==> build 98 <==
Design Classic_Pong_Top, start of the top module:
module Classic_Pong_Top (
    input clk_i,
    input rst_i,
    input UART_RX_i,
    input sw1_i,
    input sw2_i,
    input sw3_i,
    input sw4_i,
    output VGA_Hsync_o,
    output VGA_Vsync_o,
    output VGA_Red_0_o,
    output VGA_Red_1_o,
    output VGA_Red_2_o,
    output VGA_Grn_0_o,
    output VGA_Grn_1_o,
    output VGA_Grn_2_o,
    output VGA_Blu_0_o,
    output VGA_Blu_1_o,
    output VGA_Blu_2_o
);
clock: 15.1 ns
lec_check: 0
cap_margin: 15
core_margin: 2
core_utilization: 72
cts_cluster_diameter: 363
cts_cluster_size: 25
place_density_lb_addon: 0.0
setup_slack_margin: -0.8
slew_margin: 20
run.sh (not shown) runs the stock make flow with config.mk's settings and CLKGATE_MAP_FILE=.
==> build 50: changes against build 98 <==
CAP_MARGIN = 20   (was 15)
CORE_UTILIZATION = 40   (was 72)
CTS_CLUSTER_DIAMETER = not set   (was 363)
CTS_CLUSTER_SIZE = not set   (was 25)
PLACE_DENSITY = 0.6   (was not set)
PLACE_DENSITY_LB_ADDON = not set   (was 0.0)
SETUP_SLACK_MARGIN = not set   (was -0.8)
==> flow/constraint.sdc (replaced) <==
create_clock -name core_clock -period 12.1 [get_ports {clk_i}]
set_input_delay 2.4200 -clock core_clock [delete_from_list [all_inputs] [get_ports {clk_i}]]
set_output_delay 2.4200 -clock core_clock [all_outputs]
set_load 0.01 [all_outputs]
==> trial 73: changes against build 98 <==
CAP_MARGIN = 20   (was 15)
CORE_UTILIZATION = 40   (was 72)
CTS_CLUSTER_DIAMETER = not set   (was 363)
CTS_CLUSTER_SIZE = not set   (was 25)
PLACE_DENSITY = 0.6   (was not set)
PLACE_DENSITY_LB_ADDON = not set   (was 0.0)
SETUP_SLACK_MARGIN = not set   (was -0.8)
==> flow/constraint.sdc (replaced) <==
create_clock -name core_clock -period 9.56 [get_ports {clk_i}]
set_input_delay 1.9120 -clock core_clock [delete_from_list [all_inputs] [get_ports {clk_i}]]
set_output_delay 1.9120 -clock core_clock [all_outputs]
set_load 0.01 [all_outputs]
==> trial 66: changes against build 98 <==
CAP_MARGIN = 20   (was 15)
CORE_UTILIZATION = 66   (was 72)
CTS_CLUSTER_DIAMETER = not set   (was 363)
CTS_CLUSTER_SIZE = not set   (was 25)
PLACE_DENSITY_LB_ADDON = not set   (was 0.0)
SETUP_SLACK_MARGIN = not set   (was -0.8)
==> flow/constraint.sdc (replaced) <==
create_clock -name core_clock -period 10.9 [get_ports {clk_i}]
set_input_delay 2.1800 -clock core_clock [delete_from_list [all_inputs] [get_ports {clk_i}]]
set_output_delay 2.1800 -clock core_clock [all_outputs]
set_load 0.01 [all_outputs]
==> results <==
Of trial 73 and trial 66, trial 73 has the higher clock power (gap 18%, measured against trial 66). The lowest cell area belongs to build 98, the highest to trial 73. In build 98 the die size is smaller than in build 50, by about 44%. Worst hold slack, highest first: build 98, trial 73, build 50, trial 66. Against trial 66, the clock-buffer cell count of trial 73 is higher by 4. Sequential power: trial 73 > trial 66 > build 50 > build 98. Global-route usage: build 98 > trial 66 > trial 73 > build 50. Non-clock buffer count, highest first: trial 66, trial 73, build 50, build 98. Between build 50 and trial 66, the lower total power is in build 50 (gap 9.2%, measured against trial 66). In synthesized area, build 98 and trial 73 do not differ. First-iteration DRC count: trial 66 is higher than trial 73 (6.6%).
==> figures <==
| quantity | trial 73 | build 50 | build 98 | trial 66 |
|---|---|---|---|---|
| Run status | no timing/DRC/antenna violations | no timing/DRC/antenna violations | no timing/DRC/antenna violations | no timing/DRC/antenna violations |
| Tap cells | 525 | 525 | 280 | 324 |
| Util after Layout | 45.1% | 45.0% | 76.9% | 72.8% |
| Proportion of cell area occupied by multi-input gates | 52.0% | 52.1% | 55.4% | 52.9% |
| Power of the clock network | 1.38 mW | 1.07 mW | 0.465 mW | 1.17 mW |
| Critical path buffer and inverter count | 1 | 1 | 3 | 1 |
| Final period utilization | 38.6% | 32.8% | 32.3% | 34.5% |
| Sink of the worst hold path | VGA_Sync_Porch_Inst.VGA_Sync_Count_Inst.Hsync_o | Pong_Top_Inst.state_r[0] | Pong_Top_Inst.state_r[0] | Pong_Top_Inst.state_r[0] |
| Count of warning messages emitted by the tools | 44 | 44 | 44 | 46 |
| Area of the chip | 41,700 um2 | 41,700 um2 | 23,500 um2 | 25,500 um2 |
| Met3 capacity usage during global routing | 2.54% | 2.65% | 2.41% | 2.99% |
| Tally of filler cells in the layout | 3,923 | 3,896 | 1,642 | 1,960 |
| Power share of the combinational group | 1.7% | 1.7% | 2.2% | 1.7% |
| Average via count per standard cell | 5.18 | 5.18 | 5.94 | 5.69 |
| Average wire per cell in the routed design | 13.2 um | 13.2 um | 14.5 um | 14.2 um |
| Area of combinational cells with multiple inputs | 9290 um2 | 9290 um2 | 9290 um2 | 9280 um2 |
| Worst ir drop on vdd | 0.0930 mV | 0.0836 mV | 0.111 mV | 0.129 mV |
| Critical path class | reg -> reg | reg -> out | in -> reg | reg -> out |
| Largest driver fanout on the critical path | 14 | 9 | 46 | 9 |
| Layout-to-synthesis area ratio | 1.115x | 1.112x | 1.047x | 1.096x |
| X dimension of the die | 204 um | 204 um | 153 um | 160 um |
| Power density over the cells | 153 nW/um2 | 120 nW/um2 | 78.9 nW/um2 | 134 nW/um2 |
| Via count of the first global-routing pass | 12,300 | 12,200 | 12,000 | 12,000 |

==> run C: inputs <==
Starting RTL as in the previous note.
Settings: LEC_CHECK=0, CAP_MARGIN=20, CELL_PAD_IN_SITES_GLOBAL_PLACEMENT=2, CORE_ASPECT_RATIO=0.61, CORE_MARGIN=2, CORE_UTILIZATION=20, GPL_ROUTABILITY_DRIVEN=0, PLACE_DENSITY=0.6, SETUP_SLACK_MARGIN=0.87, SLEW_MARGIN=20; clock period 9.01 ns.
==> run P: changes against run C <==
CELL_PAD_IN_SITES_GLOBAL_PLACEMENT = default   (was 2)
CORE_ASPECT_RATIO = default   (was 0.61)
CORE_UTILIZATION = 72   (was 20)
GPL_ROUTABILITY_DRIVEN = default   (was 0)
SETUP_SLACK_MARGIN = default   (was 0.87)
==> flow/constraint.sdc (replaced) <==
create_clock -name core_clock -period 8.82 [get_ports {clk_i}]
set_input_delay 1.7640 -clock core_clock [delete_from_list [all_inputs] [get_ports {clk_i}]]
set_output_delay 1.7640 -clock core_clock [all_outputs]
set_load 0.01 [all_outputs]
==> flow_summary.yaml <==
# implementation run metrics
sta:
  relSlewSlack: 0.4439
  hold_ws_ns: 0.4187
pwr:
  switching_share: 0.2282
  p_comb_uw: 52.9
  ir_drop_mv: 0.1079
placement:
  dp_hpwl_um: 26540
grt:
  use_met2: 0.1228
cells_and_area:
  final_util: 0.2324
  final_area_um2: 18540
  comb_area_frac: 0.5001
  area_delta_synth_final_pct: 15.73
  fin_nets: 1976
outcome:
  status: "complete, no violations"
critical_path:
  r2r_slack_ns: 5.43
detailed_routing:
  dr_wl_met2_um: 13610
  routed_wl_um: 37540
die:
  die_width_um: 366.4
run:
  warnings: 44
-- figures above: run C

==> flow_summary.yaml <==
# implementation run metrics
outcome:
  status: "complete, no violations"
placement:
  dp_hpwl_um: 21380
cells_and_area:
  fin_nets: 1969
  final_area_um2: 17460
  final_util: 0.7999
  area_delta_synth_final_pct: 8.967
detailed_routing:
  routed_wl_um: 32090
grt:
  use_met2: 0.4747
die:
  die_width_um: 153.2
sta:
  hold_ws_ns: 0.4348
  relSlewSlack: 0.3220
pwr:
  p_comb_uw: 52.3
-- figures above: run P

No activity file was given, so power comes from the tool's default toggle rates.
